## as2650
module as2650(
	input clk,
	input rst,
	input [7:0] bus_in,
	output [7:0] bus_out,
	output le_lo,
	output le_hi,
	output OEb,
	output WEb,
	output bus_dir,
	output IOC,
	output IOD,
	input [6:0] irqs,
	output flag,
	input sense,
	output reg [7:0] ext_io_addr,
	output reg io_bus_cyc,
	output reg io_bus_we,
	output reg [7:0] io_bus_out,
	input [7:0] io_bus_in,
	output [7:0] debug_psl,
	output [7:0] debug_psu,
	output [32:0] la_data_out,
	input wb_hidden_rom_enable,
	output reg cpu_hidden_rom_enable,
	output WE_ram
);
make LEC_CHECK=0 CAP_MARGIN=30 CELL_PAD_IN_SITES_DETAIL_PLACEMENT=0 CORE_ASPECT_RATIO=1.12 CORE_MARGIN=5 CORE_UTILIZATION=65 GPL_TIMING_DRIVEN=1 MAX_ROUTING_LAYER=met4 MIN_ROUTING_LAYER=met1 SETUP_SLACK_MARGIN=0.98 SLEW_MARGIN=15 finish   # period 8.11 ns
run.sh (not shown) runs the stock make flow with config.mk's settings and CLKGATE_MAP_FILE=.
The starting point ended with an error in 5_1_grt with GRT-0232.
Change:
- CORE_UTILIZATION: 65 -> 54
- PLACE_DENSITY_LB_ADDON: unset -> 0.27
- clock period: 8.11 -> 9.57 ns (I/O delays scaled with it)
Result:
- With this change the flow went through all stages and came out clean
- synthesized cell count is unchanged
- die size increases by about a fifth
- synthesized area stays the same
Change:
- CAP_MARGIN: 30 -> 20
- CELL_PAD_IN_SITES_DETAIL_PLACEMENT: 0 -> unset
- CORE_ASPECT_RATIO: 1.12 -> unset
- CORE_MARGIN: 5 -> 2
- CORE_UTILIZATION: 54 -> 40
- GPL_TIMING_DRIVEN: 1 -> unset
- MAX_ROUTING_LAYER: met4 -> unset
- MIN_ROUTING_LAYER: met1 -> unset
- PLACE_DENSITY_LB_ADDON: 0.27 -> unset
- SETUP_SLACK_MARGIN: 0.98 -> unset
- SLEW_MARGIN: 15 -> 20
- clock period: 9.57 -> 14.6 ns (I/O delays scaled with it)
- die area went up by 28%
- sequential share of layout area went up by 0.23 points
- utilization went down by 17 points
- non-clock buffer count went down by 86
- power went down by about 34%
- cell count went up by 4.4%
- global-route usage went down by 12 points
- hold slack degrades by 3.4 ps
- final area went down by about 0.7%
Change:
- CAP_MARGIN: 20 -> 30
- CELL_PAD_IN_SITES_DETAIL_PLACEMENT: unset -> 1
- CORE_ASPECT_RATIO: unset -> 1.12
- CORE_UTILIZATION: 40 -> 70
- GPL_TIMING_DRIVEN: unset -> 1
- MAX_ROUTING_LAYER: unset -> met4
- MIN_ROUTING_LAYER: unset -> met1
- PLACE_DENSITY_LB_ADDON: unset -> 0.12
- SETUP_SLACK_MARGIN: unset -> 0.98
- SLEW_MARGIN: 20 -> 15
- clock period: 14.6 -> 15.0 ns (I/O delays scaled with it)
Result:
- Now the flow died in 3_5_place_dp (DPL-0033)
- area after synthesis is unchanged
- die area went down by 42%
- synthesized cell count stays the same


## run A
as2650 again, from the RTL that the note above started with.
// as2650
module as2650(
	input clk,
	input rst,
	input [7:0] bus_in,
	output [7:0] bus_out,
	output le_lo,
	output le_hi,
	output OEb,
	output WEb,
	output bus_dir,
	output IOC,
	output IOD,
	input [6:0] irqs,
	output flag,
	input sense,
	output reg [7:0] ext_io_addr,
	output reg io_bus_cyc,
	output reg io_bus_we,
	output reg [7:0] io_bus_out,
	input [7:0] io_bus_in,
	output [7:0] debug_psl,
	output [7:0] debug_psu,
	output [32:0] la_data_out,
	input wb_hidden_rom_enable,
	output reg cpu_hidden_rom_enable,
	output WE_ram
);
Settings: LEC_CHECK=0, ABC_AREA=1, CAP_MARGIN=30, CELL_PAD_IN_SITES_DETAIL_PLACEMENT=1, CELL_PAD_IN_SITES_GLOBAL_PLACEMENT=2, CORE_ASPECT_RATIO=0.67, CORE_MARGIN=9, CORE_UTILIZATION=59, CTS_CLUSTER_SIZE=76, GPL_ROUTABILITY_DRIVEN=0, GPL_TIMING_DRIVEN=1, HOLD_SLACK_MARGIN=0.12, MAX_ROUTING_LAYER=met5, MIN_ROUTING_LAYER=met1, PLACE_DENSITY_LB_ADDON=0.27, SETUP_SLACK_MARGIN=-0.81, SLEW_MARGIN=0; clock period 14.3 ns.
Run A did not finish; the tool stopped in global placement without I/O (3_1_place_gp_skip_io) with error FLW-0024.
Input-level comparison between run B and run A:
Settings: CELL_PAD_IN_SITES_DETAIL_PLACEMENT now 0, was 1; HOLD_SLACK_MARGIN no longer set, was 0.12; CTS_CLUSTER_SIZE no longer set, was 76; SLEW_MARGIN now 15, was 0; CELL_PAD_IN_SITES_GLOBAL_PLACEMENT no longer set, was 2; MAX_ROUTING_LAYER now met4, was met5; ABC_AREA no longer set, was 1; CORE_MARGIN now 2, was 9; SETUP_SLACK_MARGIN now 0.98, was -0.81; CORE_UTILIZATION now 71, was 59; CORE_ASPECT_RATIO now 1.12, was 0.67; GPL_ROUTABILITY_DRIVEN no longer set, was 0; the clock period (ns, I/O delays scaled along) now 8.18, was 14.3.
## What came out
- What ended run B was a tool error in global routing (5_1_grt); the run never finished.
- Changes observed in run B relative to run A: sequential share of the synthesized area +0.84 points, area fraction in mux cells +8.6 points.
- Summary: with run A as the reference, synthesized area in run B moved down by a few percent.
- Die area: run B < run A
- Average footprint of a synthesized cell for run B is higher than for run A.
- Delta (run B minus run A): die boundary height rose 8.7%, area figure in the yosys stat output fell about 2.2%, fraction of synthesized cell area in xor and xnor cells rose 1.3 points, aoi/oai-family share of the synthesized area rose 0.42 points.
- Area share of fa/ha/maj cells after synthesis on run B is up relative to run A.
- The die boundary width of run B falls short of that of run A by about 33%.
Input changes introduced in run C (baseline for comparison: run B):
Settings: PLACE_DENSITY_LB_ADDON no longer set, was 0.27; CELL_PAD_IN_SITES_DETAIL_PLACEMENT no longer set, was 0; CAP_MARGIN now 20, was 30; GPL_ROUTABILITY_DRIVEN now 0, previously not set; MIN_ROUTING_LAYER no longer set, was met1; CORE_UTILIZATION now 40, was 71; ABC_AREA now 1, previously not set; CTS_CLUSTER_SIZE now 75, previously not set; SLEW_MARGIN now 20, was 15; CORE_ASPECT_RATIO no longer set, was 1.12; SETUP_SLACK_MARGIN now -0.8, was 0.98; GPL_TIMING_DRIVEN no longer set, was 1; the clock period (ns, I/O delays scaled along) now 16.0, was 8.18.
--- outcome ---
Run C: no failed stages, no open violations at the end. Changes observed in run C relative to run B: number of library cell types mapped by synthesis moved down; overall die width went up by 88 um. Against run B as the reference, run C delivers a lower pre-placement core utilization. Taking run B over run C, the die size ratio works out to 0.56.
Setup changes, run C to run D
Settings: SETUP_SLACK_MARGIN changed from -0.8 to -1.34; GPL_ROUTABILITY_DRIVEN removed (was 0); CTS_CLUSTER_SIZE removed (was 75); ABC_AREA removed (was 1); MAX_ROUTING_LAYER removed (was met4); the clock period (ns, I/O delays scaled along) changed from 16.0 to 14.6.
==> comparison <==
Routed length per instance ended up about 28% higher on run D than on run C. [compare] base=run C new=run D: total inserted antenna cells fell 4, summed standard-cell area reported by yosys has decreased, total power has increased. Looking at worst hold-check slack across both flows, run D is the stronger of the two, with run C trailing. Diff run C -> run D: wire length of the first global-routing pass higher, DRC violation total after the first TritonRoute iteration lower, vias per cell higher.
The following lists how run E was set up differently from run D:
Settings: SETUP_SLACK_MARGIN: -1.34 -> unset; the clock period (ns, I/O delays scaled along): 14.6 -> 15.8.
==> results <==
Compared run D against run E; total non-filler cell area in the finished layout within noise.
Run E: wire length is about 0.75% lower than what run D reported.
Changes observed in run E relative to run D: overall fraction of global-route tracks in use about even; detailed route wirelength on metal2 moved up.
For run F, these inputs were changed with respect to run E:
Settings: CORE_UTILIZATION changed from 40 to 66; SETUP_SLACK_MARGIN newly set to -0.55; MAX_ROUTING_LAYER newly set to met4; the clock period (ns, I/O delays scaled along) changed from 15.8 to 8.11.
## What came out
- No final results exist for run F, since it was stopped by error GRT-0116 during global routing (5_1_grt).
- Run F vs. run E: number of core rows lost 24; core area down about 40%.
- Count of placed standard cells including taps sits lower in run F than in run E.
Power and IR drop assume default switching activity.
